== job 9109 ==
Design labyrinth_car, start of the top module:
module labyrinth_car
(
	input  		 clk	,
	input  		 rst	,	 
	input  		 echoR,
	input  		 echoL,
	input  		 echoM,
	output 		 trigR,	 
	output 		 trigL,
	output 		 trigM,
	output 		 Tx	,
	output [3:0] motors_PWM,
	output 		 led,
	output 		 buzzer
);
wire [ 7:0] dataTransmit;
wire 			TxEnable 	;
wire [11:0] distanceR	;
wire [11:0] distanceL	;
wire [11:0] distanceM	;
wire 			endR 			;
wire 			endL			;
wire 			endM			;
wire [27:0]	duty			;
UART_Tx UART_Transmitter(
	.i_Clock(clk)        	,
	.i_Reset(rst)        	,
	.i_TX_DV(TxEnable)     	,
	.i_TX_Byte(dataTransmit),
	.o_TX_Serial(Tx) 		,
	.o_TX_Done()
);
algoritamKretanja AK
(
	.clk(clk)		,
	.rst(rst)		,
	.USR(distanceR),
	.USL(distanceL),
	.USM(distanceM),
	.endR(endR)		,
	.endL(endL)		,
	.endM(endM)		,
	.TxEnable(TxEnable)	,
	.TxData(dataTransmit),
	.duty(duty),
	.led(led),
	.buzzer(buzzer)
);
hcsr04 UltrasonicR
(
	.clk(clk)		,
	.rst(rst)		,
	.echoPin(echoR),
	.trigPin(trigR),
	.o_distance(distanceR),
	.M_end(endR)
);
hcsr04 UltrasonicL
(
	.clk(clk)		,
	.rst(rst)		,
	.echoPin(echoL),
	.trigPin(trigL),
	.o_distance(distanceL),
	.M_end(endL)
);
hcsr04 UltrasonicM
(
	.clk(clk)		,
	.rst(rst)		,
	.echoPin(echoM),
	.trigPin(trigM),
  ...
make LEC_CHECK=0 CAP_MARGIN=20 CELL_PAD_IN_SITES_DETAIL_PLACEMENT=0 CORE_MARGIN=4 CORE_UTILIZATION=68 CTS_CLUSTER_SIZE=26 GPL_ROUTABILITY_DRIVEN=1 MIN_ROUTING_LAYER=met1 SETUP_SLACK_MARGIN=-0.4 SLEW_MARGIN=10 finish   # period 4.35 ns
run.sh (not shown) runs the stock make flow with config.mk's settings and CLKGATE_MAP_FILE=.
Ran to the end and failed final checks on setup timing: job 9109.
What job 2220 does differently from job 9109 at the input level:
# job 9109
export LEC_CHECK = 0
export CAP_MARGIN = 20
export CELL_PAD_IN_SITES_DETAIL_PLACEMENT = 0
export CORE_MARGIN = 4
export CORE_UTILIZATION = 68
export CTS_CLUSTER_SIZE = 26
export GPL_ROUTABILITY_DRIVEN = 1
export MIN_ROUTING_LAYER = met1
export SETUP_SLACK_MARGIN = -0.4
export SLEW_MARGIN = 10
create_clock -name core_clock -period 4.35 [get_ports {clk}]
# job 2220
export LEC_CHECK = 0
export CAP_MARGIN = 20
export CORE_MARGIN = 2
export CORE_UTILIZATION = 67
export SLEW_MARGIN = 20
create_clock -name core_clock -period 6.74 [get_ports {clk}]
Findings:
Job 2220 has completed all stages; timing, DRC and antenna checks passed.
Re share of cell area taken by flip-flops and latches: job 9109 and job 2220 aren't equal, and the lower value belongs to job 9109.
Changes observed in job 2220 relative to job 9109: logic area went down about 1.5%, timing-limited maximum frequency -5.5%.
Of the two values seen for critical path startpoint, AK.duty[23] was produced by job 9109 and AK.duty[21] by job 2220.
Post-synthesis async set-or-reset flop share: job 9109 vs job 2220 identical
Per the comparison of job 2220 with job 9109, first-pass GRT wire length fell by about 4.7%, final period utilization fell by 34 points, total met2 wirelength after detailed routing fell by 3.9%, total length of routed wires fell by about 4%, sequential power fell by 35%.
Relative to job 2220, the following input files were edited for job 9278:
# job 2220
export LEC_CHECK = 0
export CAP_MARGIN = 20
export CORE_MARGIN = 2
export CORE_UTILIZATION = 67
export SLEW_MARGIN = 20
create_clock -name core_clock -period 6.74 [get_ports {clk}]
# job 9278
export LEC_CHECK = 0
export CAP_MARGIN = 20
export CORE_MARGIN = 2
export CORE_UTILIZATION = 72
export PLACE_DENSITY = 0.92
export SLEW_MARGIN = 20
create_clock -name core_clock -period 8.06 [get_ports {clk}]
Results
Job 9278 completed end to end with timing, DRC and antenna clean. Job 2220 completed end to end with timing, DRC and antenna clean. Job 9278 against job 2220; number of cell rows is down by a few percent. Looking at aggregate routed wire length, job 9278 sits 6.7% above job 2220. [job 9278] maximum clock skew at final layout fell 0.012 ns relative to job 2220. Combinational share of power delta (job 2220 -> job 9278): insignificant. Of the two values seen for start point of the critical path, AK.duty[21] was produced by job 2220 and AK.duty[2] by job 9278. Flop share of the area essentially unchanged between job 9278 and job 2220. Density: job 9278 denser than job 2220. Compared with job 2220, the router placed more vias in job 9278.
Edits applied to the flow inputs when going from job 9278 to job 6632:
# job 9278
export LEC_CHECK = 0
export CAP_MARGIN = 20
export CORE_MARGIN = 2
export CORE_UTILIZATION = 72
export PLACE_DENSITY = 0.92
export SLEW_MARGIN = 20
create_clock -name core_clock -period 8.06 [get_ports {clk}]
# job 6632
export LEC_CHECK = 0
export CAP_MARGIN = 20
export CORE_MARGIN = 2
export CORE_UTILIZATION = 72
export SETUP_SLACK_MARGIN = 0.64
export SLEW_MARGIN = 20
create_clock -name core_clock -period 4.46 [get_ports {clk}]
### Flow results
- Against job 9278 as the reference, job 6632 delivers a lower final sum of negative setup slack.
- Job 9278 has completed all stages; timing, DRC and antenna checks passed.
- From the logs: job 6632 reached the end of the flow and failed the layout checks with setup timing.
- In job 6632 the data required time of the critical path turned out 3.60 ns lower than in job 9278.
- When the final numbers for job 6632 and job 9278 were put side by side, the highest achievable clock rate turned out to be smaller in job 9278.
- The post-placement setup slack of job 6632 was inferior to that of job 9278.
- Diff job 9278 -> job 6632: number of vias in the routed layout about even, power after layout rose about 80%, combinational power rose 80%.
Power figures rest on the tool's default switching activity, not on a simulated workload.
